==> 06-09 <==
Design ELA, start of the top module:
module ELA(clk, rst, ready, in_data, data_rd, req, wen, addr, data_wr, done);
	input				clk;
	input				rst;
	input				ready;
	input		[7:0]	in_data;
	input		[7:0]	data_rd;
	output reg			req;
	output reg			wen;
	output reg	[12:0]	addr;
	output reg	[7:0]	data_wr;
	output reg			done;
localparam IDLE = 3'd0, LOAD = 3'd1, OUT_PINK = 3'd2, OUT_BLUE = 3'd3, FINISH = 3'd4;
reg [2:0] state, next_state;
reg [5:0] count_row;
reg [6:0] count_column;
reg [7:0] U [0:127];	 
reg [7:0] L [0:127];	 
reg [7:0] D1, D2, D3;
integer i;
wire last_col = (count_column == 7'd127);
wire shift_in = (state == LOAD) || (state == OUT_PINK && !last_col);
wire rotate   = (state == OUT_BLUE);
function [7:0] avg;
	input [7:0] a, b;
	reg [8:0] s;
	begin
		s = {1'b0, a} + {1'b0, b};
		avg = s[8:1];
	end
endfunction
function [7:0] absd;
	input [7:0] a, b;
	begin
		absd = (a >= b) ? a - b : b - a;
	end
endfunction
always @(*) begin
	next_state = state;
	case(state)
		IDLE:     if(ready) next_state = LOAD;
		LOAD:     next_state = OUT_PINK;
		OUT_PINK: if(last_col) next_state = (count_row < 6'd2) ? LOAD : OUT_BLUE;
		OUT_BLUE: if(last_col) next_state = (count_row == 6'd32) ? FINISH : LOAD;
		default:  next_state = state;
	endcase
end
always @(posedge clk or posedge rst) begin
	if(rst) begin
		state <= IDLE;
		count_row <= 6'd0;
		count_column <= 7'd0;
	end
	else begin
  ...
export LEC_CHECK = 0
export ABC_AREA = 0
export CAP_MARGIN = 40
export CELL_PAD_IN_SITES_DETAIL_PLACEMENT = 1
export CELL_PAD_IN_SITES_GLOBAL_PLACEMENT = 2
export CORE_ASPECT_RATIO = 0.64
export CORE_MARGIN = 2
export CORE_UTILIZATION = 40
export MAX_ROUTING_LAYER = met4
export MIN_ROUTING_LAYER = met2
export SETUP_SLACK_MARGIN = -0.37
export SLEW_MARGIN = 25
create_clock -name core_clock -period 8.5 [get_ports {clk}]
run.sh (not shown) runs the stock make flow with config.mk's settings and CLKGATE_MAP_FILE=.
==> inputs of 07-06, as changes to 06-09 <==
==> flow/config.mk (replaced) <==
export PLATFORM = sky130hd
export DESIGN_NAME = ELA
export DESIGN_NICKNAME = ELA
export VERILOG_FILES = /design/flow/design.v
export SDC_FILE = /design/flow/constraint.sdc
export NUM_CORES = 4
export LEC_CHECK = 0
export CAP_MARGIN = 20
export CORE_MARGIN = 2
export CORE_UTILIZATION = 65
export CTS_CLUSTER_SIZE = 41
export PLACE_DENSITY_LB_ADDON = 0.0
export SETUP_SLACK_MARGIN = 1.34
export SLEW_MARGIN = 20
==> flow/constraint.sdc (replaced) <==
create_clock -name core_clock -period 4.6 [get_ports {clk}]
set_input_delay 0.9200 -clock core_clock [delete_from_list [all_inputs] [get_ports {clk}]]
set_output_delay 0.9200 -clock core_clock [all_outputs]
set_load 0.01 [all_outputs]
==> inputs of 04-07, as changes to 06-09 <==
==> flow/config.mk (replaced) <==
export PLATFORM = sky130hd
export DESIGN_NAME = ELA
export DESIGN_NICKNAME = ELA
export VERILOG_FILES = /design/flow/design.v
export SDC_FILE = /design/flow/constraint.sdc
export NUM_CORES = 4
export LEC_CHECK = 0
export CAP_MARGIN = 20
export CORE_MARGIN = 2
export CORE_UTILIZATION = 70
export CTS_CLUSTER_SIZE = 17
export SETUP_SLACK_MARGIN = 1.37
export SLEW_MARGIN = 20
==> flow/constraint.sdc (replaced) <==
create_clock -name core_clock -period 4.61 [get_ports {clk}]
set_input_delay 0.9220 -clock core_clock [delete_from_list [all_inputs] [get_ports {clk}]]
set_output_delay 0.9220 -clock core_clock [all_outputs]
set_load 0.01 [all_outputs]
==> inputs of 08-12, as changes to 06-09 <==
==> flow/config.mk (replaced) <==
export PLATFORM = sky130hd
export DESIGN_NAME = ELA
export DESIGN_NICKNAME = ELA
export VERILOG_FILES = /design/flow/design.v
export SDC_FILE = /design/flow/constraint.sdc
export NUM_CORES = 4
export LEC_CHECK = 0
export CAP_MARGIN = 20
export CORE_MARGIN = 2
export CORE_UTILIZATION = 39
export SLEW_MARGIN = 20
==> flow/constraint.sdc (replaced) <==
create_clock -name core_clock -period 11.1 [get_ports {clk}]
set_input_delay 2.2200 -clock core_clock [delete_from_list [all_inputs] [get_ports {clk}]]
set_output_delay 2.2200 -clock core_clock [all_outputs]
set_load 0.01 [all_outputs]
==> comparison table <==
item                                                              06-09                 07-06                     04-07               08-12
N_diodes                                                             26                     0                         -                   1
Sum of buffers and inverters on the critical path                     9                     6                         -                   1
Critical Path End                                            data_wr[3]            data_wr[1]                         -          data_wr[2]
Total of max-cap violations                                           0                     0                         -                   0
Placeable Area                                              167000 um^2           103000 um^2                95300 um^2         172000 um^2
Path length in cells of the critical path                            28                    26                         -                  21
Setup slack, reg-to-reg                                         3.79 ns               0.54 ns                         -             6.52 ns
Routability cong.                                                 0.825                 0.885                     0.913               0.855
CTS Buf Count                                                       189                   186                       184                 186
Clk slew on worst S/H paths                                     0.07 ns               0.09 ns                         -             0.06 ns
Die height                                                       333 um                326 um                    315 um              420 um
Wire length on met1                                                0 um              54000 um                         -            45000 um
Result of the run                                       failed layout checks  failed layout checks    stopped before the end  timing/DRC/antenna clean
Stage where the flow stopped                                          -                     -  global routing (5_1_grt)                   -
Reasons for failing layout checks                  negative setup slack  negative setup slack                         -                   -
PnR worst setup slack                                         -0.119 ns              -2.32 ns                         -            0.469 ns
Horizontal die dimension                                         518 um                326 um                    315 um              420 um
Startpoint of the most critical hold path           U[101][4]$_DFFE_PP_    U[93][2]$_DFFE_PP_                         -  L[35][2]$_DFFE_PP_


==> job 7543 <==
Starting RTL as in the previous note.
make LEC_CHECK=0 ABC_AREA=1 CAP_MARGIN=20 CELL_PAD_IN_SITES_DETAIL_PLACEMENT=2 CELL_PAD_IN_SITES_GLOBAL_PLACEMENT=1 CORE_ASPECT_RATIO=1.82 CORE_MARGIN=3 CORE_UTILIZATION=56 GPL_ROUTABILITY_DRIVEN=0 GPL_TIMING_DRIVEN=1 HOLD_SLACK_MARGIN=0.29 MAX_ROUTING_LAYER=met4 PLACE_DENSITY_LB_ADDON=0.15 SETUP_SLACK_MARGIN=-0.26 SLEW_MARGIN=10 finish   # period 4.68 ns
==> job 646 (differences from job 7543) <==
- ABC_AREA: 1 -> default
- CELL_PAD_IN_SITES_DETAIL_PLACEMENT: 2 -> default
- CELL_PAD_IN_SITES_GLOBAL_PLACEMENT: 1 -> default
- CORE_ASPECT_RATIO: 1.82 -> default
- CORE_MARGIN: 3 -> 2
- CORE_UTILIZATION: 56 -> 46
- GPL_ROUTABILITY_DRIVEN: 0 -> default
- GPL_TIMING_DRIVEN: 1 -> default
- HOLD_SLACK_MARGIN: 0.29 -> default
- MAX_ROUTING_LAYER: met4 -> default
- PLACE_DENSITY_LB_ADDON: 0.15 -> default
- SETUP_SLACK_MARGIN: -0.26 -> 1.07
- SLEW_MARGIN: 10 -> 20
==> flow/constraint.sdc (replaced) <==
create_clock -name core_clock -period 4.17 [get_ports {clk}]
set_input_delay 0.8340 -clock core_clock [delete_from_list [all_inputs] [get_ports {clk}]]
set_output_delay 0.8340 -clock core_clock [all_outputs]
set_load 0.01 [all_outputs]
==> job 6165 (differences from job 7543) <==
- ABC_AREA: 1 -> default
- CELL_PAD_IN_SITES_DETAIL_PLACEMENT: 2 -> default
- CELL_PAD_IN_SITES_GLOBAL_PLACEMENT: 1 -> default
- CORE_ASPECT_RATIO: 1.82 -> default
- CORE_MARGIN: 3 -> 2
- CORE_UTILIZATION: 56 -> 72
- GPL_ROUTABILITY_DRIVEN: 0 -> default
- GPL_TIMING_DRIVEN: 1 -> default
- HOLD_SLACK_MARGIN: 0.29 -> default
- MAX_ROUTING_LAYER: met4 -> default
- PLACE_DENSITY_LB_ADDON: 0.15 -> 0.0
- SETUP_SLACK_MARGIN: -0.26 -> 1.34
- SLEW_MARGIN: 10 -> 20
==> flow/constraint.sdc (replaced) <==
create_clock -name core_clock -period 4.6 [get_ports {clk}]
set_input_delay 0.9200 -clock core_clock [delete_from_list [all_inputs] [get_ports {clk}]]
set_output_delay 0.9200 -clock core_clock [all_outputs]
set_load 0.01 [all_outputs]
==> job 6253 (differences from job 7543) <==
- CELL_PAD_IN_SITES_DETAIL_PLACEMENT: 2 -> default
- CELL_PAD_IN_SITES_GLOBAL_PLACEMENT: 1 -> default
- CORE_ASPECT_RATIO: 1.82 -> default
- CORE_MARGIN: 3 -> 2
- CORE_UTILIZATION: 56 -> 68
- GPL_ROUTABILITY_DRIVEN: 0 -> default
- GPL_TIMING_DRIVEN: 1 -> default
- HOLD_SLACK_MARGIN: 0.29 -> default
- MAX_ROUTING_LAYER: met4 -> default
- PLACE_DENSITY_LB_ADDON: 0.15 -> default
- SETUP_SLACK_MARGIN: -0.26 -> default
- SLEW_MARGIN: 10 -> 20
==> flow/constraint.sdc (replaced) <==
create_clock -name core_clock -period 7.2 [get_ports {clk}]
set_input_delay 1.4400 -clock core_clock [delete_from_list [all_inputs] [get_ports {clk}]]
set_output_delay 1.4400 -clock core_clock [all_outputs]
set_load 0.01 [all_outputs]
==> results.txt <==
Implementation numbers.

- The floorplan has 115 rows.
- The die boundary width is 319 um.
- Grouping non-sequential cells by family puts the most area in simple AND/OR/NAND/NOR gates.
- The number of nets in the synthesized netlist is 3035.
- The synthesized-area fraction occupied by adder cells is 2.08%.
- Synthesis produced 2908 cells.
- The run finished with no timing, DRC or antenna violations.
- The area recorded from the Yosys report for this design is 67400 um^2.
- Yosys attributes the largest share of cell area to edfxtp_1, ha_1, nand2_1, inv_1, dfrtp_1.
-- figures above: job 6253

==> results.txt <==
Implementation numbers.

- The sum of routed wire segments on met1 is 49600 um.
- The number of instances in the synthesized netlist is 2767.
- The reasons given for failing layout checks are setup timing.
- The biggest combinational cell group after synthesis is adder cells.
- The die boundary width is 387 um.
- The net count after synthesis is 2894.
- The synthesized-area fraction occupied by adder cells is 2.12%.
- Post-synthesis, Yosys gives the total cell area as 67500 um^2.
- The flow ran to the end, but the layout failed its checks.
- For reference, the top cells by area after synthesis are edfxtp_1, ha_1, dfrtp_1, inv_1, a21oi_1.
- Yosys mapped a number of flops with a built-in enable equal to 2072.
- The final worst slack is -2.73 ns.
- The number of standard-cell rows in the floorplan is 140.
- The final count of negative-setup-slack endpoints is 9.
-- figures above: job 646

==> results.txt <==
Physical implementation.

- According to the logs, the last stage reached was global routing (5_1_grt).
- The number of standard-cell rows in the floorplan is 112.
- The run stopped with a tool error.
- The HPWL after detailed placement is 58300 um.
- The total cell area reported by yosys after synthesis is 67500 um^2.
- Ranked by total cell area, the synthesized netlist is headed by edfxtp_1, ha_1, dfrtp_1, inv_1, a21oi_1.
- The synthesized-area fraction occupied by adder cells is 2.12%.
- The tool reported: "[ERROR DPL-0033] detailed placement checks failed during check placement".
- The number of nets at floorplan is 2894.
- The biggest combinational cell group after synthesis is adder cells.
-- figures above: job 6165

==> results.txt <==
Physical implementation.

- The flow did not finish.
- It got as far as detailed placement (3_5_place_dp) and failed there.
- The first error in the log reads "Error: detail_place.tcl, 38 bad optional access".
- In this run, synthesis inferred 2072 flip-flops with an integrated enable.
- The number of nets at floorplan is 3035.
- Sorting the synthesized cells by area gives the leading types as edfxtp_1, ha_1, nand2_1, inv_1, dfrtp_1.
- Synthesis produced 2908 cells.
- The synthesized-area fraction occupied by adder cells is 2.08%.
- The die boundary width is 263 um.
- In the synthesis report, Yosys lists the chip area as 67400 um^2.
- The top cell type by area accounts for 92.3% of the synthesized area.
- The proportion of synthesized area in mux cells is 0.139%.
- For reference, the top logic cell family by area is simple AND/OR/NAND/NOR gates.
- The floorplan has 171 rows.
-- figures above: job 7543



==> run a: inputs <==
Starting RTL as in the previous note.
make LEC_CHECK=0 ABC_AREA=0 CAP_MARGIN=20 CORE_ASPECT_RATIO=1.78 CORE_MARGIN=2 CORE_UTILIZATION=70 CTS_CLUSTER_SIZE=97 GPL_ROUTABILITY_DRIVEN=0 GPL_TIMING_DRIVEN=1 PLACE_DENSITY_LB_ADDON=0.08 SETUP_SLACK_MARGIN=1.35 SLEW_MARGIN=20 finish   # period 4.6 ns
==> run b (differences from run a) <==
==> flow/config.mk (replaced) <==
export PLATFORM = sky130hd
export DESIGN_NAME = ELA
export DESIGN_NICKNAME = ELA
export VERILOG_FILES = /design/flow/design.v
export SDC_FILE = /design/flow/constraint.sdc
export NUM_CORES = 4
export LEC_CHECK = 0
export ABC_AREA = 1
export CAP_MARGIN = 20
export CELL_PAD_IN_SITES_DETAIL_PLACEMENT = 2
export CELL_PAD_IN_SITES_GLOBAL_PLACEMENT = 1
export CORE_ASPECT_RATIO = 1.78
export CORE_MARGIN = 2
export CORE_UTILIZATION = 56
export GPL_ROUTABILITY_DRIVEN = 0
export GPL_TIMING_DRIVEN = 0
export HOLD_SLACK_MARGIN = 0.29
export MAX_ROUTING_LAYER = met4
export PLACE_DENSITY_LB_ADDON = 0.15
export SETUP_SLACK_MARGIN = 0.36
export SLEW_MARGIN = 20
==> flow/constraint.sdc (replaced) <==
create_clock -name core_clock -period 4.68 [get_ports {clk}]
set_input_delay 0.9360 -clock core_clock [delete_from_list [all_inputs] [get_ports {clk}]]
set_output_delay 0.9360 -clock core_clock [all_outputs]
set_load 0.01 [all_outputs]
==> flow_metrics.py <==
# Metrics from the implementation run
metrics = {
    "synth": {
        "simple_gate_share_pct": 2.30,
        "syn_avg_cell_area_um2": 23.2,
        "yosys-mux-area-fraction_pct": 0.139,
        "yosys_area_mm2": 0.0674,
        "logic_family": "simple AND/OR/NAND/NOR gates",
        "ys_cells": 2908,
        "top_area_share_pct": 92.3,
        "synth_xor_xnor_area_share_pct": 0.377,
    },
    "run_status": {
        "status": "aborted with a tool error",
        "haltStage": "detailed placement",
        "firstError": "[ERROR DPL-0033] detailed placement checks failed during check placement.",
    },
    "floorplan": {
        "fp.dieW_um": 264,
    },
}
the above is filed under run b

==> flow_metrics.py <==
# Physical implementation metrics
metrics = {
    "timing": {
        "setup_ws_ns": -2.62,
        "setup_violations": 8,
    },
    "synth": {
        "yosys-mux-area-fraction_pct": 0.741,
        "logic_family": "adder cells",
        "synthesis.area_mm2": 0.0675,
        "top_area_share_pct": 92.1,
        "synth.distinct_cells": 73,
        "simple_gate_share_pct": 1.38,
        "syn_avg_cell_area_um2": 24.4,
        "yosys_area_mm2": 0.0675,
    },
    "finish": {
        "comb_share_pct": 7.28,
    },
    "run_status": {
        "status": "failed layout checks",
        "failed_checks": "negative setup slack",
    },
    "pwr": {
        "power.total_mw": 34.9,
    },
    "drt": {
        "top_layer_used": "met5",
    },
    "critical_path": {
        "path_class": "reg2out",
        "arrival_ns": 6.30,
    },
    "floorplan": {
        "fp.dieW_um": 237,
    },
}
the above is filed under run a



==> indigo <==
Starting RTL as in the previous note.
Design ELA, start of the top module:
module ELA(clk, rst, ready, in_data, data_rd, req, wen, addr, data_wr, done);
	input				clk;
	input				rst;
	input				ready;
	input		[7:0]	in_data;
	input		[7:0]	data_rd;
	output reg			req;
	output reg			wen;
	output reg	[12:0]	addr;
	output reg	[7:0]	data_wr;
	output reg			done;
localparam IDLE = 3'd0, LOAD = 3'd1, OUT_PINK = 3'd2, OUT_BLUE = 3'd3, FINISH = 3'd4;
reg [2:0] state, next_state;
reg [5:0] count_row;
reg [6:0] count_column;
reg [7:0] U [0:127];	 
reg [7:0] L [0:127];	 
reg [7:0] D1, D2, D3;
integer i;
wire last_col = (count_column == 7'd127);
wire shift_in = (state == LOAD) || (state == OUT_PINK && !last_col);
wire rotate   = (state == OUT_BLUE);
function [7:0] avg;
	input [7:0] a, b;
	reg [8:0] s;
	begin
		s = {1'b0, a} + {1'b0, b};
		avg = s[8:1];
	end
endfunction
function [7:0] absd;
	input [7:0] a, b;
	begin
		absd = (a >= b) ? a - b : b - a;
	end
endfunction
always @(*) begin
	next_state = state;
	case(state)
		IDLE:     if(ready) next_state = LOAD;
		LOAD:     next_state = OUT_PINK;
		OUT_PINK: if(last_col) next_state = (count_row < 6'd2) ? LOAD : OUT_BLUE;
		OUT_BLUE: if(last_col) next_state = (count_row == 6'd32) ? FINISH : LOAD;
		default:  next_state = state;
	endcase
end
always @(posedge clk or posedge rst) begin
	if(rst) begin
		state <= IDLE;
		count_row <= 6'd0;
		count_column <= 7'd0;
	end
	else begin
		state <= next_state;
		if(state == LOAD)
			count_row <= count_row + 6'd1;
		if(state == OUT_PINK || state == OUT_BLUE)
			count_column <= count_column + 7'd1;
		else
			count_column <= 7'd0;
	end
end
always @(posedge clk) begin
	if(shift_in || rotate) begin
		for(i = 0; i < 127; i = i + 1) begin
			U[i] <= U[i + 1];
			L[i] <= L[i + 1];
		end
		U[127] <= rotate ? U[0] : L[0];
		L[127] <= rotate ? L[0] : in_data;
	end
	if(rotate) begin
		D1 <= absd(U[0], L[2]);
		D2 <= absd(U[1], L[1]);
		D3 <= absd(U[2], L[0]);
	end
end
reg [7:0] x, y, a, b, m, blue;
always @(*) begin
	x = U[0];
	y = L[0];
	if((D2 <= D1) && (D2 <= D3)) begin
		a = U[0]; b = L[0];
	end
	else if((D1 <= D2) && (D1 <= D3)) begin
		a = U[127]; b = L[1];
	end
	else begin
		a = U[1]; b = L[127];
	end
	if(count_column == 7'd0 || last_col) begin
		a = U[0]; b = L[0];
	end
	m = avg(a, b);
	if(((x >= m) && (x < y)) || ((x < m) && (x >= y)))
		blue = x;
	else if(((y >= m) && (y < x)) || ((y < m) && (y >= x)))
		blue = y;
	else
		blue = m;
end
  ...
Settings: LEC_CHECK=0, CAP_MARGIN=20, CORE_MARGIN=2, CORE_UTILIZATION=52, SLEW_MARGIN=20; clock period 8.28 ns.
==> inputs of quartz, as changes to indigo <==
CORE_UTILIZATION = 72   (was 52)
PLACE_DENSITY_LB_ADDON = 0.0   (was unset)
SETUP_SLACK_MARGIN = 1.18   (was unset)
==> flow/constraint.sdc (replaced) <==
create_clock -name core_clock -period 4.61 [get_ports {clk}]
set_input_delay 0.9220 -clock core_clock [delete_from_list [all_inputs] [get_ports {clk}]]
set_output_delay 0.9220 -clock core_clock [all_outputs]
set_load 0.01 [all_outputs]
==> impl_metrics.env <==
# flow metrics
export IMPL_outcome="stopped before the end"
export IMPL_fail_step="5_1_grt"
export IMPL_error_line="[ERROR DPL-0033] detailed placement checks failed during check placement."
export IMPL_die_width_um=310
export IMPL_core_region_area_um2=93200
export IMPL_cts_repair_resized=264
export IMPL_row_count=112
export IMPL_cts_inserted_buffers=185
export IMPL_dpl_instance_area_um2=71000
export IMPL_place_gp_congestion=0.867
(the above is from quartz)
==> impl_metrics.env <==
# flow metrics
export IMPL_yosys_mux_area_fraction_pct=0.741
export IMPL_row_count=132
export IMPL_maxUsedRoutingLayer="met4"
export IMPL_sw_ratio_pct=18.9
export IMPL_count_of_tritonroute_iterations_in_the_first_routing_pass=5
export IMPL_die_width_um=364
export IMPL_outcome="timing/DRC/antenna clean"
export IMPL_place_gp_congestion=0.830
export IMPL_timing_max_cap_violations=0
export IMPL_tightest_slew_ns=1.04
export IMPL_cts_repair_resized=36
export IMPL_postSynth_topFlopCell="edfxtp_1"
export IMPL_dpl_instance_area_um2=70300
export IMPL_setup_tns_ns=0
export IMPL_core_region_area_um2=129000
export IMPL_global_route_usage_met3_pct=3.45
export IMPL_tap_cell_count=1742
export IMPL_final_signal_inverter_count=89
export IMPL_fp_nets=2894
(the above is from indigo)
No activity file was given, so power comes from the tool's default toggle rates.
